==> inputs of build 66 <==
==> flow/design.v <==
module PE (
    input              clk,
    input              CIM_en,
    input              STDW,  
    input              STDR,  
    input        [5:0] STD_A,  
    input        [3:0] weight_in,  
    input      [255:0] act_in,  
    output reg   [3:0] weight_out,  
    output reg  [13:0] PSUM  
);
reg  [255:0] weight;  
integer i;
always @(posedge clk) begin
    for (i = 0; i < 64; i = i+1) begin
        if (STDW && STD_A == i) begin  
            weight[4*i+3 -: 4] <= weight_in;
        end
    end
end
always@(*) begin
    weight_out = 4'b0;
    PSUM = 14'b0;
    if (STDW) begin  
    end
    else if (STDR) begin  
        weight_out = weight[4*STD_A+3 -: 4];
    end
    else begin  
        if (CIM_en) begin
            for (i = 0; i < 64; i = i+1) begin
                PSUM = PSUM + weight[4*i+3 -: 4] * act_in[4*i+3 -: 4];  
            end
        end
    end
end
endmodule
==> flow/run.sh <==
#!/bin/bash
# the make line also repeats each setting of config.mk as NAME=value (left out here)
make -C /OpenROAD-flow-scripts/flow DESIGN_CONFIG=/design/flow/config.mk WORK_HOME=/design/flow/orfs CLKGATE_MAP_FILE= finish
==> flow/config.mk <==
export PLATFORM = sky130hd
export DESIGN_NAME = PE
export DESIGN_NICKNAME = PE
export VERILOG_FILES = /design/flow/design.v
export SDC_FILE = /design/flow/constraint.sdc
export NUM_CORES = 4
export LEC_CHECK = 0
export ABC_AREA = 1
export CAP_MARGIN = 20
export CELL_PAD_IN_SITES_GLOBAL_PLACEMENT = 2
export CORE_MARGIN = 2
export CORE_UTILIZATION = 18
export CTS_CLUSTER_DIAMETER = 303
export GPL_TIMING_DRIVEN = 0
export SLEW_MARGIN = 15
export TNS_END_PERCENT = 5
==> flow/constraint.sdc <==
create_clock -name core_clock -period 23.1 [get_ports {clk}]
set_input_delay 4.6200 -clock core_clock [delete_from_list [all_inputs] [get_ports {clk}]]
set_output_delay 4.6200 -clock core_clock [all_outputs]
set_load 0.01 [all_outputs]
==> inputs of trial 71, as changes to build 66 <==
- ABC_AREA: 1 -> default
- CELL_PAD_IN_SITES_GLOBAL_PLACEMENT: 2 -> default
- CORE_UTILIZATION: 18 -> 72
- CTS_CLUSTER_DIAMETER: 303 -> default
- GPL_TIMING_DRIVEN: 0 -> default
- MAX_ROUTING_LAYER: default -> met4
- PLACE_DENSITY: default -> 0.65
- SLEW_MARGIN: 15 -> 20
- TNS_END_PERCENT: 5 -> default
==> flow/constraint.sdc (replaced) <==
create_clock -name core_clock -period 13.8 [get_ports {clk}]
set_input_delay 2.7600 -clock core_clock [delete_from_list [all_inputs] [get_ports {clk}]]
set_output_delay 2.7600 -clock core_clock [all_outputs]
set_load 0.01 [all_outputs]
==> comparison <==
Trial 71 produced a layout that fails on negative setup slack. Build 66 went through all stages and came out clean.
Sequential share of layout area: trial 71 is higher than build 66 (0.85 points).
In build 66 the via count is higher than in trial 71, by about 5%.
Flip-flop count is the same in build 66 and trial 71.
Between trial 71 and build 66, the lower utilization is in build 66 (gap 62 points).
==> figures <==
quantity	trial 71	build 66
Run status	finished with violations	finished clean
Violated checks	negative setup slack	-
CTS clk-pin slew, worst paths	0.07 ns	0.06 ns
Area fraction in mux cells	3.004%	0%
H-tree depth reported by CTS	1	2
Post-Place Cell Area	52,780 um^2	56,320 um^2
Data arrival time of the worst path	11.99 ns	15.32 ns
Post-CTS setup buffer count	4	0
Worst-path fanout max	3	4
Count of endpoints failing setup in the final report	10	0
Half-perimeter wire length after placement	116,700 um	174,100 um
Die Span X	260.4 um	525.0 um
Fraction of area in clock buffers and inverters	1.810%	1.973%


==> xenon <==
// PE: RTL as listed in full above, without the edits since
clock: 7.17 ns
lec_check: 0
abc_area: 1
cap_margin: 20
core_margin: 2
core_utilization: 72
cts_cluster_size: 10
place_density: 0.74
slew_margin: 20
tns_end_percent: 5
run.sh (not shown) runs the stock make flow with config.mk's settings and CLKGATE_MAP_FILE=.
==> yarrow (differences from xenon) <==
Settings changed: ABC_AREA 1 to not set, CORE_UTILIZATION 72 to 67, CTS_CLUSTER_SIZE 10 to not set, PLACE_DENSITY 0.74 to not set, TNS_END_PERCENT 5 to not set.
==> flow/constraint.sdc (replaced) <==
create_clock -name core_clock -period 18.6 [get_ports {clk}]
set_input_delay 3.7200 -clock core_clock [delete_from_list [all_inputs] [get_ports {clk}]]
set_output_delay 3.7200 -clock core_clock [all_outputs]
set_load 0.01 [all_outputs]
==> indigo (differences from xenon) <==
Settings changed: ABC_AREA 1 to not set, CTS_CLUSTER_DIAMETER set to 88, CTS_CLUSTER_SIZE 10 to 17, PLACE_DENSITY 0.74 to not set, TNS_END_PERCENT 5 to not set.
==> flow/constraint.sdc (replaced) <==
create_clock -name core_clock -period 10.8 [get_ports {clk}]
set_input_delay 2.1600 -clock core_clock [delete_from_list [all_inputs] [get_ports {clk}]]
set_output_delay 2.1600 -clock core_clock [all_outputs]
set_load 0.01 [all_outputs]
==> summary of the runs <==
xenon finished with setup timing left. yarrow went through all stages and came out clean. indigo produced a layout that fails on setup timing. Against yarrow, the area after synthesis of xenon is higher by 3.3%. Of xenon and yarrow, yarrow has the higher setup slack (gap 5.5 ns). The highest wire length belongs to xenon, the lowest to yarrow. Final cell count, highest first: xenon, indigo, yarrow. The lowest via count belongs to yarrow, the highest to xenon. In synthesized cell count, yarrow and indigo do not differ. Flip-flop count is the same in yarrow and xenon. Against indigo, the core utilization of yarrow is lower by 12 points. The highest die area belongs to yarrow, the lowest to indigo.
==> figures <==
item	yarrow	xenon	indigo
Global-route wire length before repair	205 mm	243 mm	232 mm
Buffer count excluding the clock tree in the final layout	294	852	798
Antenna Cells	2	18	23
Ao+oa area frac	0.0102	0.00461	0.0102
Count of cells along the worst hold path	2	2	1
Final period util	0.962	1.66	1.28
Setup crit start	act_in[89]	act_in[46]	act_in[82]
Mean routed wirelength per cell	23.5 um	22.1 um	26.0 um
Total track usage	0.381	0.470	0.471
Adder and majority cell fraction of the synthesized area	0.561	0.543	0.561
Y dimension of the die	270 um	265 um	260 um
Share of final layout cell area taken by clock buffers and inverters	0.0198	0.0178	0.0148
WP data required	14.88 ns	5.74 ns	8.64 ns
Largest fanout of any net on the critical path	4	3	3
Worst setup path endpoint	PSUM[11]	PSUM[9]	PSUM[11]
Nets at Floorplan	6142	7429	6142
Distinct lib cells used	38	21	38
Status	no timing/DRC/antenna violations	failed layout checks	failed layout checks
Layout check failures	-	setup timing	setup timing


==> inputs of willow <==
Starts from the design.v that is shown in full above.
make LEC_CHECK=0 CAP_MARGIN=20 CORE_ASPECT_RATIO=1.42 CORE_MARGIN=2 CORE_UTILIZATION=44 CTS_CLUSTER_DIAMETER=370 CTS_CLUSTER_SIZE=15 PLACE_DENSITY=0.69 SLEW_MARGIN=20 TNS_END_PERCENT=15 finish   # period 20.0 ns
==> fjord (differences from willow) <==
Settings changed: CORE_ASPECT_RATIO 1.42 to not set, CORE_UTILIZATION 44 to 61, CTS_CLUSTER_DIAMETER 370 to not set, CTS_CLUSTER_SIZE 15 to not set, PLACE_DENSITY 0.69 to not set, TNS_END_PERCENT 15 to not set.
==> flow/constraint.sdc (replaced) <==
create_clock -name core_clock -period 13.8 [get_ports {clk}]
set_input_delay 2.7600 -clock core_clock [delete_from_list [all_inputs] [get_ports {clk}]]
set_output_delay 2.7600 -clock core_clock [all_outputs]
set_load 0.01 [all_outputs]
==> quartz (differences from willow) <==
Settings changed: CELL_PAD_IN_SITES_DETAIL_PLACEMENT set to 2, CORE_ASPECT_RATIO 1.42 to 1.41, CORE_MARGIN 2 to 3, CORE_UTILIZATION 44 to 40, CTS_CLUSTER_DIAMETER 370 to not set, CTS_CLUSTER_SIZE 15 to 30, GPL_ROUTABILITY_DRIVEN set to 1, HOLD_SLACK_MARGIN set to 0.12, MAX_ROUTING_LAYER set to met4, PLACE_DENSITY 0.69 to not set, PLACE_DENSITY_LB_ADDON set to 0.21, SETUP_SLACK_MARGIN set to 0.66, SLEW_MARGIN 20 to 40, TNS_END_PERCENT 15 to not set.
==> metrics.cfg <==
[run_status]
outcome=complete, no violations

[placement]
dp_hpwl_um=161000

[grt]
grt_util_met1=0.329

[final_layout]
comb_share=0.658

[final_timing]
hold_ws_ps=3930
tns_ps=0

[floorplan]
nWellTaps=1510

[cts]
post_cts_buffers=0

That was quartz.
==> metrics.cfg <==
[cts]
post_cts_buffers=0

[floorplan]
nWellTaps=1377

[final_timing]
hold_ws_ps=3600
tns_ps=0

[grt]
grt_util_met1=0.303

[run_status]
outcome=complete, no violations

That was willow.
==> metrics.cfg <==
[run_status]
outcome=failed layout checks
so.violations=negative setup slack

[final_timing]
setup_viol=10
layout_setup_ws_ps=-888

That was fjord.


==> run a <==
RTL: the design.v shown in full above, as it stands there.
Settings: LEC_CHECK=0, CAP_MARGIN=20, CORE_MARGIN=2, CORE_UTILIZATION=40, PLACE_DENSITY_LB_ADDON=0.21, SLEW_MARGIN=15; clock period 20.0 ns.
==> inputs of run b, as changes to run a <==
--- a/flow/config.mk
+++ b/flow/config.mk
@@ -7,6 +7,12 @@
 export LEC_CHECK = 0
 export CAP_MARGIN = 20
-export CORE_MARGIN = 2
+export CELL_PAD_IN_SITES_DETAIL_PLACEMENT = 2
+export CORE_MARGIN = 3
 export CORE_UTILIZATION = 40
+export CTS_CLUSTER_SIZE = 30
+export GPL_ROUTABILITY_DRIVEN = 1
+export HOLD_SLACK_MARGIN = 0.12
+export MAX_ROUTING_LAYER = met4
 export PLACE_DENSITY_LB_ADDON = 0.21
-export SLEW_MARGIN = 15
+export SETUP_SLACK_MARGIN = 0.66
+export SLEW_MARGIN = 40
==> inputs of run c, as changes to run a <==
--- a/flow/config.mk
+++ b/flow/config.mk
@@ -8,5 +8,8 @@
 export CAP_MARGIN = 20
 export CORE_MARGIN = 2
-export CORE_UTILIZATION = 40
-export PLACE_DENSITY_LB_ADDON = 0.21
-export SLEW_MARGIN = 15
+export CORE_UTILIZATION = 72
+export CTS_CLUSTER_DIAMETER = 88
+export CTS_CLUSTER_SIZE = 17
+export PLACE_DENSITY_LB_ADDON = 0.06
+export SETUP_SLACK_MARGIN = 2.48
+export SLEW_MARGIN = 20
==> flow/constraint.sdc (replaced) <==
create_clock -name core_clock -period 9.8 [get_ports {clk}]
set_input_delay 1.9600 -clock core_clock [delete_from_list [all_inputs] [get_ports {clk}]]
set_output_delay 1.9600 -clock core_clock [all_outputs]
set_load 0.01 [all_outputs]
==> results <==
quantity	run a	run b	run c
Total number of tap cells	1536	1524	855
Arrival time of the worst setup path	14.45 ns	14.85 ns	11.22 ns
Final non-filler cell total	6223	6232	6012
Diodes inserted	9	29	16
Die height	347.9 um	349.9 um	260.4 um
Crit-path max cell delay	0.71 ns	0.70 ns	0.64 ns
Crit-path slowest cell	fa_1	fa_1	fa_2
Outcome	complete, no violations	complete, no violations	failed layout checks
Violated checks	-	-	negative setup slack
Wire length of the first global-routing pass	219.6 mm	275.1 mm	222.1 mm
Area fraction of clock buffers and clock inverters	2.187%	2.361%	1.322%
Worst Setup SP	act_in[123]	act_in[89]	act_in[7]
Total track usage	24.94%	32.10%	44.90%
Post-Route M1 WL	61.60 mm	71.19 mm	49.30 mm
Final Cycle Share	92.24%	94.26%	134.5%
Setup TNS Final	0 ns	0 ns	-35.30 ns
HPWL reported at the end of detailed placement	127.1 mm	159.9 mm	120.7 mm
Data required time of the critical path	16.00 ns	16.00 ns	7.84 ns
Core Area	117800 um^2	116800 um^2	64700 um^2
Number of clock buffers in the layout	40	42	25
Measured slew at the worst slew-check pin	1.105 ns	0.9111 ns	1.200 ns
Top layer used by detailed routing	met5	met4	met5
